==> inputs of job 2776 <==
==> flow/design.v <==
module uart_rx#(
	parameter CLK_FRE 	= 50,
	parameter UART_RATE = 115200
	) (
	input 				clk,    
	input 				rst_n,
	output 	 			recv_en,	
	output reg 	[ 7:0] 	recv_data,	
	input 				rx_pin 
);
parameter  RATE_CNT = (CLK_FRE * 1000_000 / UART_RATE) - 1;
reg [10:0] clk_cnt;
localparam WAIT = 2'd0, START = 2'd1, RECV = 2'd2, STOP = 2'd3;
reg [1:0] state;
assign recv_en = clk_cnt == RATE_CNT * 3 / 2;
reg [ 7:0] recv_data_r;
reg [ 2:0] recv_cnt;
always@(posedge clk)
	if(!rst_n)begin
		state 		<= WAIT;
		clk_cnt 	<= 0;
		recv_data 	<= 0;
	end
	else
	case(state)
		WAIT:
			if(!rx_pin)begin 
				recv_cnt <= 'd0;
				state <= START;
			end
		START:begin 
			if(clk_cnt == RATE_CNT / 2)begin 
				clk_cnt <= 0;
				state <= RECV;
			end
			else
				clk_cnt <= clk_cnt + 1;
		end
		RECV:begin 
			if(clk_cnt == RATE_CNT)begin 
				clk_cnt <= 0;
				recv_data_r[recv_cnt] <= rx_pin;
				recv_cnt <= recv_cnt + 1;
				state <= (recv_cnt == 7 )?STOP : RECV ;
			end
			else
				clk_cnt <= clk_cnt + 1;
		end
		STOP:begin 
			recv_data <= recv_data_r;
			if(clk_cnt == RATE_CNT * 3 / 2)begin 
				clk_cnt <= 0;
				state <= WAIT;
			end
			else 
				clk_cnt <= clk_cnt + 1;
		end
	endcase
endmodule
module uart_tx#(
	parameter CLK_FRE 	= 50,
	parameter UART_RATE = 115200
	) (
	input 				clk,    
	input 				rst_n,
	input 				send_en ,	
	output 	 			send_busy ,	
	input 		[ 7:0] 	send_data ,	
	output reg 			tx_pin
);
parameter  RATE_CNT = (CLK_FRE * 1000_000 / UART_RATE) - 1;
reg [10:0] clk_cnt;
localparam WAIT = 2'd0, START = 2'd1, SEND = 2'd2, STOP = 2'd3;
reg [1:0] state;
assign send_busy = state != WAIT;
reg [ 7:0] send_data_r;
reg [ 2:0] send_cnt;
always@(posedge clk)
	if(!rst_n)begin
		state 	<= WAIT;
		clk_cnt <= 0;
		tx_pin 	<= 1;
	end
	else
	case(state)
		WAIT:
			if(send_en)begin 
				send_data_r <= send_data;
				send_cnt <= 'd0;
				state <= START;
			end
		START:begin 
			tx_pin <= 0;
			if(clk_cnt == RATE_CNT)begin 
				clk_cnt <= 0;
				state <= SEND;
			end
			else
				clk_cnt <= clk_cnt + 1;
		end
		SEND:begin 
			tx_pin <= send_data_r[send_cnt];
			if(clk_cnt == RATE_CNT)begin 
				clk_cnt <= 0;
				send_cnt <= send_cnt + 1;
				state <= (send_cnt == 7 )?STOP : SEND ;
			end
			else
				clk_cnt <= clk_cnt + 1;
		end
		STOP:begin 
			tx_pin <= 1;
			if(clk_cnt == RATE_CNT)begin 
				clk_cnt <= 0;
				state <= WAIT;
			end
			else
				clk_cnt <= clk_cnt + 1;
		end
	endcase
endmodule
module uart_top (
	input 		clk,    
	input 		rst_n,
	input 		uart_rx,
	output		uart_tx
);
parameter CLK_FRE 		= 50;
parameter UART_RATE 	= 115200;
localparam SEND = 2'd0, WAIT = 2'd1;
reg [1:0] state;
reg  [31:0] wait_cnt;
reg  [ 7:0] send_cnt;
reg  [ 7:0] send_data;
reg  	    send_en;
wire [ 7:0] recv_data;
wire 		recv_en;
wire 		send_busy;
parameter 	ENG_NUM  = 9; 
parameter 	CHE_NUM  = 2; 
parameter 	DATA_NUM = CHE_NUM * 3 + ENG_NUM;  
wire [ DATA_NUM * 8 - 1:0] char_data = {8'hE4,8'hBD,8'hA0,8'hE5,8'hA5,8'hBD,"  World","\r\n"};
wire [ 7:0] char_byte = (send_cnt < DATA_NUM) ? char_data[ (DATA_NUM - 1 - send_cnt) * 8 +: 8] : 8'h00;
always@(posedge clk)
	if(!rst_n)begin
		state 		<= SEND;
		wait_cnt 	<= 0;
		send_cnt 	<= 0;
		send_en 	<= 'b0;
	end
	else
	case(state)
		SEND:begin  
			if(send_cnt == DATA_NUM + 1)begin 
				send_en 	<= 'b0;
				send_cnt 	<=  0;
				state 		<= WAIT;
			end
			else if(!send_busy)begin
				send_en 	<= 'b1;
				send_data 	<= char_byte;
				send_cnt 	<= send_cnt + 1;
			end
		end
		WAIT: 
			if(wait_cnt == CLK_FRE * 1000_000)begin 
				wait_cnt <= 0;
				state <= SEND;
			end
			else begin
				send_en <= recv_en;
				send_data <= recv_data;
				wait_cnt <= wait_cnt + 1;
			end
	endcase
uart_tx #(
	.CLK_FRE 	(CLK_FRE 	),
	.UART_RATE 	(UART_RATE 	)
	)uart_tx_m0(
	.clk 		(clk 		),
	.rst_n 		(rst_n 		),
	.send_en 	(send_en 	),
	.send_busy 	(send_busy 	),
	.send_data 	(send_data 	),
	.tx_pin 	(uart_tx 	)
	);
uart_rx #(
	.CLK_FRE 	(CLK_FRE 	),
	.UART_RATE 	(UART_RATE 	)
	)uart_rx_m0(
	.clk 		(clk 		),
	.rst_n 		(rst_n 		),
	.recv_en 	(recv_en 	),
	.recv_data 	(recv_data 	),
	.rx_pin 	(uart_rx 	)
	);
endmodule
==> flow/run.sh <==
#!/bin/bash
# the make line also repeats each setting of config.mk as NAME=value (left out here)
make -C /OpenROAD-flow-scripts/flow DESIGN_CONFIG=/design/flow/config.mk WORK_HOME=/design/flow/orfs CLKGATE_MAP_FILE= finish
==> flow/config.mk <==
export PLATFORM = sky130hd
export DESIGN_NAME = uart_top
export DESIGN_NICKNAME = uart_top
export VERILOG_FILES = /design/flow/design.v
export SDC_FILE = /design/flow/constraint.sdc
export NUM_CORES = 4
export LEC_CHECK = 0
export ABC_AREA = 1
export CAP_MARGIN = 20
export CELL_PAD_IN_SITES_DETAIL_PLACEMENT = 2
export CORE_ASPECT_RATIO = 1.18
export CORE_MARGIN = 2
export CORE_UTILIZATION = 34
export CTS_CLUSTER_DIAMETER = 130
export CTS_CLUSTER_SIZE = 40
export GPL_ROUTABILITY_DRIVEN = 1
export HOLD_SLACK_MARGIN = 0.19
export MIN_ROUTING_LAYER = met2
export PLACE_DENSITY_LB_ADDON = 0.13
export SETUP_SLACK_MARGIN = 0.82
export SLEW_MARGIN = 10
export TNS_END_PERCENT = 60
==> flow/constraint.sdc <==
create_clock -name core_clock -period 6.52 [get_ports {clk}]
set_input_delay 1.3040 -clock core_clock [delete_from_list [all_inputs] [get_ports {clk}]]
set_output_delay 1.3040 -clock core_clock [all_outputs]
set_load 0.01 [all_outputs]
==> inputs of job 2627, as changes to job 2776 <==
Settings changed: ABC_AREA 1 to default, CELL_PAD_IN_SITES_DETAIL_PLACEMENT 2 to default, CORE_ASPECT_RATIO 1.18 to default, CORE_UTILIZATION 34 to 72, CTS_CLUSTER_DIAMETER 130 to 398, CTS_CLUSTER_SIZE 40 to 99, GPL_ROUTABILITY_DRIVEN 1 to default, HOLD_SLACK_MARGIN 0.19 to default, MIN_ROUTING_LAYER met2 to default, PLACE_DENSITY_LB_ADDON 0.13 to default, SETUP_SLACK_MARGIN 0.82 to default, SLEW_MARGIN 10 to 20, TNS_END_PERCENT 60 to default.
==> flow/constraint.sdc (replaced) <==
create_clock -name core_clock -period 11.4 [get_ports {clk}]
set_input_delay 2.2800 -clock core_clock [delete_from_list [all_inputs] [get_ports {clk}]]
set_output_delay 2.2800 -clock core_clock [all_outputs]
set_load 0.01 [all_outputs]
==> summary of the runs <==
Between job 2627 and job 2776, the lower area after synthesis is in job 2627 (gap 8.1%, measured against job 2776). Against job 2776, the global-route usage of job 2627 is lower by 2.7 points. In job 2627 the synthesized cell count is smaller than in job 2776, by 23%. In job 2776 the register-to-register slack is worse than in job 2627, by 4900 ps. In job 2627 the first-iteration DRC count is smaller than in job 2776, by 71%. Against job 2627, the worst hold slack of job 2776 is better by 21 ps. In job 2627 the core utilization is higher than in job 2776, by 41 points. Between job 2776 and job 2627, the lower setup slack is in job 2776 (gap 4500 ps). In job 2776 the clock skew is higher than in job 2627, by 1.1 ps. In flip-flop count, job 2776 and job 2627 do not differ.
==> figures <==
item	job 2776	job 2627
Count of inverters not on the clock network in the layout	98	22
Final cycle utilization of the critical path	51.3%	33.1%
Buffers outside the clock class	7	6
Fraction of power spent switching nets	36.2%	28.1%
CTS clock-pin slew for the worst setup and hold paths	80 ps	100 ps
Hold Startpoint	send_data[3]$_DFFE_PP_	send_data[0]$_DFFE_PP_
Tightest slew margin relative to the limit	30.9%	49.8%
Core region area	17200 um2	7330 um2
Run status	complete, no violations	complete, no violations
Logic depth of the worst register-to-register path	9	5
Post-Synth Simple-Gate Area	33.3%	24.5%
Met1 Track Usage GR	0%	33.1%
Synthesized area divided by synthesized cell count	7.71 um2	9.24 um2
Synthesis area per yosys	5970 um2	5490 um2
Post-synthesis sequential area ratio	41.9%	45.6%
Placed insts	985	676
Area used by multi-input combinational logic	3040 um2	2810 um2
Number of global-route vias before repair	8289	4037
Xor and xnor fraction of the mapped netlist area	4.23%	9.41%
Final core area utilization	38.0%	78.8%
IR Drop Worst-Case VDD	123 uV	96.0 uV
Power and IR drop assume default switching activity.
